== P ==
Design ddr2_test, start of the top module:
module ddr2_test
	(
	input  wire          clk,
	input  wire          reset,
	input  wire          writes_en,
	input  wire          reads_en,
	input  wire          calib_done, 
	output reg           ib_re,
	input  wire [31:0]   ib_data,
	input  wire [7:0]    ib_count,  
	input  wire          ib_valid,
	input  wire          ib_empty,
	output reg           ob_we,
	output reg  [31:0]   ob_data,
	input  wire [9:0]    ob_count,
	output reg           p0_rd_en_o, 
	input  wire          p0_rd_empty,
	input  wire [31:0]   p0_rd_data,
	input  wire          p0_cmd_full,
	output reg           p0_cmd_en,
	output reg  [2:0]    p0_cmd_instr,
	output reg  [29:0]   p0_cmd_byte_addr,
	output wire [5:0]    p0_cmd_bl_o, 
	input  wire          p0_wr_full,
	output reg           p0_wr_en,
	output reg  [31:0]   p0_wr_data,
	output wire [3:0]    p0_wr_mask,
	output reg [26:0]		MEMORY_COUNT  
	);
Settings: LEC_CHECK=0, CAP_MARGIN=0, CORE_MARGIN=2, CORE_UTILIZATION=65, CTS_CLUSTER_SIZE=36, SETUP_SLACK_MARGIN=-0.05, SLEW_MARGIN=20; clock period 1.99 ns.
run.sh (not shown) runs the stock make flow with config.mk's settings and CLKGATE_MAP_FILE=.
Ran to the end and failed final checks on negative setup slack: P.
Input-level comparison between Q and P:
--- a/flow/config.mk
+++ b/flow/config.mk
@@ -6,8 +6,7 @@
 export NUM_CORES = 4
 export LEC_CHECK = 0
-export CAP_MARGIN = 0
+export CAP_MARGIN = 20
 export CORE_MARGIN = 2
-export CORE_UTILIZATION = 65
-export CTS_CLUSTER_SIZE = 36
-export SETUP_SLACK_MARGIN = -0.05
+export CORE_UTILIZATION = 51
+export PLACE_DENSITY = 0.6
 export SLEW_MARGIN = 20
==> flow/constraint.sdc <==
create_clock -name core_clock -period 2.43 [get_ports {clk}]
set_input_delay 0.4860 -clock core_clock [delete_from_list [all_inputs] [get_ports {clk}]]
set_output_delay 0.4860 -clock core_clock [all_outputs]
set_load 0.01 [all_outputs]
[summary]
Across P and Q, a clean result was obtained everywhere but in P. To summarise P: no stage aborted, but the layout did not pass its checks, failing on negative setup slack. Count of placed standard cells in the final layout, fillers left out delta (P -> Q): insignificant. The total iterations of the first detailed-routing run of Q is lower than that of P. Between P and Q, the static leakage power is higher for P. Least setup slack across all paths after layout: Q > P. Diff P..Q | worst-skew pair later-pin latency | negligible. Higher period utilization was reported by P, not Q. Delta (Q minus P): combinational power share did not really move, relative area of clock buffers and inverters in the final design did not really move, finished layout cell area went down, length of routed met2 wiring went down.
Changes in R relative to Q:
--- a/flow/config.mk
+++ b/flow/config.mk
@@ -8,5 +8,5 @@
 export CAP_MARGIN = 20
 export CORE_MARGIN = 2
-export CORE_UTILIZATION = 51
-export PLACE_DENSITY = 0.6
+export CORE_UTILIZATION = 56
+export SETUP_SLACK_MARGIN = -0.13
 export SLEW_MARGIN = 20
==> flow/constraint.sdc <==
create_clock -name core_clock -period 1.35 [get_ports {clk}]
set_input_delay 0.2700 -clock core_clock [delete_from_list [all_inputs] [get_ports {clk}]]
set_output_delay 0.2700 -clock core_clock [all_outputs]
set_load 0.01 [all_outputs]
Findings:
- The lower cell area after placement of Q and R is in Q.
- Reported for Q and R, number of flops mapped to enable cells by yosys turned out identical to the last digit.
- Delta (R minus Q): Yosys chip area roughly the same; worst slack at placement now sits lower.
- Cmp R vs Q: detailed placement HPWL higher in R
- From Q to R, flop and latch count out of synthesis did not move at all.
- Relative to Q, share of the core filled by cells before placement has gone up in R.
- Die size was lower in the run labelled R.
- Seen in the log of R: DPL-0038 during global routing, after which the run never completed.
- The total instance count after detailed placement reported for R is greater than that of Q by 133.
- Delta (R minus Q): sequential element share of the synthesized area flat; count of pins on the block boundary has remained practically unchanged.
The following lists how S was set up differently from R:
--- a/flow/config.mk
+++ b/flow/config.mk
@@ -8,5 +8,5 @@
 export CAP_MARGIN = 20
 export CORE_MARGIN = 2
-export CORE_UTILIZATION = 56
-export SETUP_SLACK_MARGIN = -0.13
+export CORE_UTILIZATION = 58
+export PLACE_DENSITY = 0.6
 export SLEW_MARGIN = 20
==> flow/constraint.sdc <==
create_clock -name core_clock -period 2.05 [get_ports {clk}]
set_input_delay 0.4100 -clock core_clock [delete_from_list [all_inputs] [get_ports {clk}]]
set_output_delay 0.4100 -clock core_clock [all_outputs]
set_load 0.01 [all_outputs]
### Flow results
S: no failed stages, no open violations at the end
S against R: cell area after placement decreased by 13% relative to the old numbers, share of synthesized cell area in and, or, nand and nor gates shows no meaningful change, share of the yosys chip area belonging to registers saw little to no change, die area decreased about 3.3%.
Row core footprint: S lower / R higher
Input-level comparison between T and S:
--- a/flow/config.mk
+++ b/flow/config.mk
@@ -6,7 +6,9 @@
 export NUM_CORES = 4
 export LEC_CHECK = 0
-export CAP_MARGIN = 20
+export CAP_MARGIN = 0
 export CORE_MARGIN = 2
-export CORE_UTILIZATION = 58
-export PLACE_DENSITY = 0.6
+export CORE_UTILIZATION = 71
+export CTS_CLUSTER_SIZE = 32
+export PLACE_DENSITY = 0.65
+export SETUP_SLACK_MARGIN = -0.05
 export SLEW_MARGIN = 20
T never completed, since it errored out during clock tree synthesis. Compare T and S | HPWL after detailed placement higher: T. Compared with S, T shows standard-cell row count lower by about 9%. Min die outline width across T and S: T.

Setup of run A:
ddr2_test again, from the RTL that the note above started with.
==> flow/design.v (excerpt) <==
module ddr2_test
	(
	input  wire          clk,
	input  wire          reset,
	input  wire          writes_en,
	input  wire          reads_en,
	input  wire          calib_done, 
	output reg           ib_re,
	input  wire [31:0]   ib_data,
	input  wire [7:0]    ib_count,  
	input  wire          ib_valid,
	input  wire          ib_empty,
	output reg           ob_we,
	output reg  [31:0]   ob_data,
	input  wire [9:0]    ob_count,
	output reg           p0_rd_en_o, 
	input  wire          p0_rd_empty,
	input  wire [31:0]   p0_rd_data,
	input  wire          p0_cmd_full,
	output reg           p0_cmd_en,
	output reg  [2:0]    p0_cmd_instr,
	output reg  [29:0]   p0_cmd_byte_addr,
	output wire [5:0]    p0_cmd_bl_o, 
	input  wire          p0_wr_full,
	output reg           p0_wr_en,
	output reg  [31:0]   p0_wr_data,
	output wire [3:0]    p0_wr_mask,
	output reg [26:0]		MEMORY_COUNT  
	);
export LEC_CHECK = 0
export CAP_MARGIN = 30
export CELL_PAD_IN_SITES_DETAIL_PLACEMENT = 1
export CORE_MARGIN = 3
export CORE_UTILIZATION = 44
export CTS_CLUSTER_DIAMETER = 297
export CTS_CLUSTER_SIZE = 39
export GPL_ROUTABILITY_DRIVEN = 0
export MAX_ROUTING_LAYER = met4
export SETUP_SLACK_MARGIN = -0.07
export SLEW_MARGIN = 5
export TNS_END_PERCENT = 15
create_clock -name core_clock -period 3.4 [get_ports {clk}]
What run B does differently from run A at the input level:
==> flow/config.mk <==
export PLATFORM = sky130hd
export DESIGN_NAME = ddr2_test
export DESIGN_NICKNAME = ddr2_test
export VERILOG_FILES = /design/flow/design.v
export SDC_FILE = /design/flow/constraint.sdc
export NUM_CORES = 4
export LEC_CHECK = 0
export CAP_MARGIN = 20
export CORE_MARGIN = 2
export CORE_UTILIZATION = 40
export CTS_CLUSTER_DIAMETER = 156
export GPL_ROUTABILITY_DRIVEN = 0
export PLACE_DENSITY = 0.6
export SLEW_MARGIN = 20
==> flow/constraint.sdc <==
create_clock -name core_clock -period 3.0 [get_ports {clk}]
set_input_delay 0.6000 -clock core_clock [delete_from_list [all_inputs] [get_ports {clk}]]
set_output_delay 0.6000 -clock core_clock [all_outputs]
set_load 0.01 [all_outputs]
==> comparison <==
Run B vs. run A: number of multi-input combinational cells did not really move; floorplan utilization went down by 4.5 points; total of clock buffers placed in the layout lower.
The pin count of the biggest net entering global routing of run B falls short of that of run A by 4.
Of run B and run A, the run reporting the lower least setup slack across all paths after layout was run B.
Sequential standard cell area delta (run B -> run A): insignificant
The routed wire length in run B sits about 17% below the value recorded for run A.
The total placed instance area of run B exceeds that of run A by about 0.55%.
The shortest period the worst path allows in run B was lower than what run A gave.
Inputs modified between run B and run C:
--- a/flow/config.mk
+++ b/flow/config.mk
@@ -8,7 +8,8 @@
 export CAP_MARGIN = 20
-export CORE_MARGIN = 2
+export CORE_ASPECT_RATIO = 1.11
+export CORE_MARGIN = 3
 export CORE_UTILIZATION = 40
-export CTS_CLUSTER_DIAMETER = 156
-export GPL_ROUTABILITY_DRIVEN = 0
-export PLACE_DENSITY = 0.6
+export CTS_CLUSTER_DIAMETER = 340
+export CTS_CLUSTER_SIZE = 71
+export PLACE_DENSITY_LB_ADDON = 0.12
 export SLEW_MARGIN = 20
## What came out
Going from run B to run C, area added between synthesis and finish shows no meaningful change; setup slack shows an increase of 0.023 ns; via count decreased by 0.61% relative to the old numbers.
Going from run B to run C, non-clock buffer count grew by 0.46%, met3 track utilization from global routing -0.70 points, internal power component up 2.4%, end-of-flow core utilization picked up an extra 0.86 points.
Run C vs. run B: non-clock buffering overhead in the final layout comparable; wire length now larger.
The inputs of run D differ from those of run C as listed below.
--- a/flow/config.mk
+++ b/flow/config.mk
@@ -8,8 +8,5 @@
 export CAP_MARGIN = 20
-export CORE_ASPECT_RATIO = 1.11
-export CORE_MARGIN = 3
+export CORE_MARGIN = 2
 export CORE_UTILIZATION = 40
-export CTS_CLUSTER_DIAMETER = 340
-export CTS_CLUSTER_SIZE = 71
-export PLACE_DENSITY_LB_ADDON = 0.12
+export SETUP_SLACK_MARGIN = 0.25
 export SLEW_MARGIN = 20
==> flow/constraint.sdc <==
create_clock -name core_clock -period 1.35 [get_ports {clk}]
set_input_delay 0.2700 -clock core_clock [delete_from_list [all_inputs] [get_ports {clk}]]
set_output_delay 0.2700 -clock core_clock [all_outputs]
set_load 0.01 [all_outputs]
==> results <==
Run D finished all stages; however, its layout fails the closing checks, the failures being negative setup slack. Run D vs run C — overall power after layout rose about 120%. Compared to run C, the routing of run D uses more wire. | critical path depth | lower: run C |. Run C vs run D, biggest cell category by area in the final layout: flip-flops and latches vs non-clock buffers. On sequential cell fraction of total power, run D and run C are basically level. Run D ends up with a number of global-route vias before repair that is 25% higher than in run C. Run C → run D: detailed-route wire length on metal 1 went up by about 26%; first-iteration detailed-routing DRC count went down by 12.

lane 1:
ddr2_test again, from the RTL that the note above started with.
Design ddr2_test, start of the top module:
module ddr2_test
	(
	input  wire          clk,
	input  wire          reset,
	input  wire          writes_en,
	input  wire          reads_en,
	input  wire          calib_done, 
	output reg           ib_re,
	input  wire [31:0]   ib_data,
	input  wire [7:0]    ib_count,  
	input  wire          ib_valid,
	input  wire          ib_empty,
	output reg           ob_we,
	output reg  [31:0]   ob_data,
	input  wire [9:0]    ob_count,
	output reg           p0_rd_en_o, 
	input  wire          p0_rd_empty,
	input  wire [31:0]   p0_rd_data,
	input  wire          p0_cmd_full,
	output reg           p0_cmd_en,
	output reg  [2:0]    p0_cmd_instr,
	output reg  [29:0]   p0_cmd_byte_addr,
	output wire [5:0]    p0_cmd_bl_o, 
	input  wire          p0_wr_full,
	output reg           p0_wr_en,
	output reg  [31:0]   p0_wr_data,
	output wire [3:0]    p0_wr_mask,
	output reg [26:0]		MEMORY_COUNT  
	);
==> flow/config.mk <==
export PLATFORM = sky130hd
export DESIGN_NAME = ddr2_test
export DESIGN_NICKNAME = ddr2_test
export VERILOG_FILES = /design/flow/design.v
export SDC_FILE = /design/flow/constraint.sdc
export NUM_CORES = 4
export LEC_CHECK = 0
export CAP_MARGIN = 20
export CORE_MARGIN = 2
export CORE_UTILIZATION = 57
export CTS_CLUSTER_SIZE = 35
export GPL_TIMING_DRIVEN = 1
export SETUP_SLACK_MARGIN = 0.05
export SLEW_MARGIN = 20
==> flow/constraint.sdc <==
create_clock -name core_clock -period 1.9 [get_ports {clk}]
set_input_delay 0.3800 -clock core_clock [delete_from_list [all_inputs] [get_ports {clk}]]
set_output_delay 0.3800 -clock core_clock [all_outputs]
set_load 0.01 [all_outputs]
Status lane 1: flow complete, layout not clean - setup timing
Changes in lane 2 relative to lane 1:
--- a/flow/config.mk
+++ b/flow/config.mk
@@ -8 +8,3 @@
-export CAP_MARGIN = 20
+export ABC_AREA = 1
+export CAP_MARGIN = 35
+export CORE_ASPECT_RATIO = 1.9
@@ -10 +12,2 @@
-export CORE_UTILIZATION = 57
+export CORE_UTILIZATION = 72
+export CTS_CLUSTER_DIAMETER = 315
@@ -13 +16,2 @@
-export SETUP_SLACK_MARGIN = 0.05
+export HOLD_SLACK_MARGIN = -0.06
+export SETUP_SLACK_MARGIN = 0.43
@@ -14,0 +19 @@
+export TNS_END_PERCENT = 80
### Flow results
Tool error DPL-0038 stopped lane 2 during clock tree synthesis (4_1_cts); no final results. The lower number of instances in the synthesized netlist came out of lane 1. Lower vertical die dimension goes to lane 1 over lane 2. Compared with lane 1, lane 2 shows area of the mapped netlist higher by about 5%.
> inputs changed (lane 2 -> lane 3)
--- a/flow/config.mk
+++ b/flow/config.mk
@@ -8,3 +8 @@
-export ABC_AREA = 1
-export CAP_MARGIN = 35
-export CORE_ASPECT_RATIO = 1.9
+export CAP_MARGIN = 20
@@ -12,2 +10,2 @@
-export CORE_UTILIZATION = 72
-export CTS_CLUSTER_DIAMETER = 315
+export CORE_UTILIZATION = 66
+export CTS_CLUSTER_DIAMETER = 375
@@ -16,2 +14 @@
-export HOLD_SLACK_MARGIN = -0.06
-export SETUP_SLACK_MARGIN = 0.43
+export SETUP_SLACK_MARGIN = 0.05
@@ -19 +16 @@
-export TNS_END_PERCENT = 80
+export TNS_END_PERCENT = 5
Findings:
Delta(number of standard cells reported by yosys, lane 3 - lane 2) < 0. As far as number of placed I/O pins goes, lane 3 and lane 2 are indistinguishable; the numbers are identical. Lane 3 | ERROR | global routing (5_1_grt). On chip area estimate from yosys synthesis: between lane 2 and lane 3, it ends up lower for lane 3. The post-synthesis sequential area ratio number comes out higher for lane 3 vs lane 2. Against lane 2, lane 3 comes in 237 lower on synthesized cell count. Going from lane 2 to lane 3, total standard cell area after synthesis shrinks by 4.9%.
Input changes introduced in lane 4 (baseline for comparison: lane 3):
--- a/flow/config.mk
+++ b/flow/config.mk
@@ -10,2 +10,2 @@
-export CORE_UTILIZATION = 66
-export CTS_CLUSTER_DIAMETER = 375
+export CORE_UTILIZATION = 61
+export CTS_CLUSTER_DIAMETER = 363
@@ -16 +16 @@
-export TNS_END_PERCENT = 5
+export TNS_END_PERCENT = 70
## What came out
Lane 4 vs lane 3 — cell area after placement rose about 1.1%. Finished, but not clean: lane 4, with setup timing. Lane 4: placeable core area 8.9% above lane 3. Diff lane 3 -> lane 4: cell count in the Yosys report held steady, placer's final routability congestion estimate went down about 6%, width of the die rose by 4.5 um, y dimension of the die up 3.9%.
Changes in lane 5 relative to lane 4:
--- a/flow/config.mk
+++ b/flow/config.mk
@@ -10,5 +10 @@
-export CORE_UTILIZATION = 61
-export CTS_CLUSTER_DIAMETER = 363
-export CTS_CLUSTER_SIZE = 35
-export GPL_TIMING_DRIVEN = 1
-export SETUP_SLACK_MARGIN = 0.05
+export CORE_UTILIZATION = 64
@@ -16 +11,0 @@
-export TNS_END_PERCENT = 70
==> flow/constraint.sdc <==
create_clock -name core_clock -period 1.69 [get_ports {clk}]
set_input_delay 0.3380 -clock core_clock [delete_from_list [all_inputs] [get_ports {clk}]]
set_output_delay 0.3380 -clock core_clock [all_outputs]
set_load 0.01 [all_outputs]
Findings:
FAIL lane 5 @ clock tree synthesis (4_1_cts): tool exited with error. On post-synth tally of flip-flops with integrated enable, lane 4 tracks lane 5 almost exactly. In the reports for lane 5 and lane 4, the larger total number of placement rows belongs to lane 4. As far as number of synthesized register bits goes, lane 5 and lane 4 are indistinguishable; the numbers are identical. Reported for lane 5 and lane 4, area share of and-or/or-and cells after synthesis turned out identical to the last digit. Going from lane 4 to lane 5, area of placed instances grew by a few percent. Compared lane 5 vs lane 4, and post-placement cell count is up in lane 5. Lane 5 against lane 4; die boundary height is down by a few percent. Looking at starting utilization of the core area across lane 5 and lane 4, the one that comes out lower is lane 4. Lane 5 has die size below what lane 4 had. On worst slack at placement: lane 5 sits below lane 4. As far as yosys cell count goes, lane 4 and lane 5 are indistinguishable; the numbers are identical.
Power is estimated from default activity; no workload was simulated.
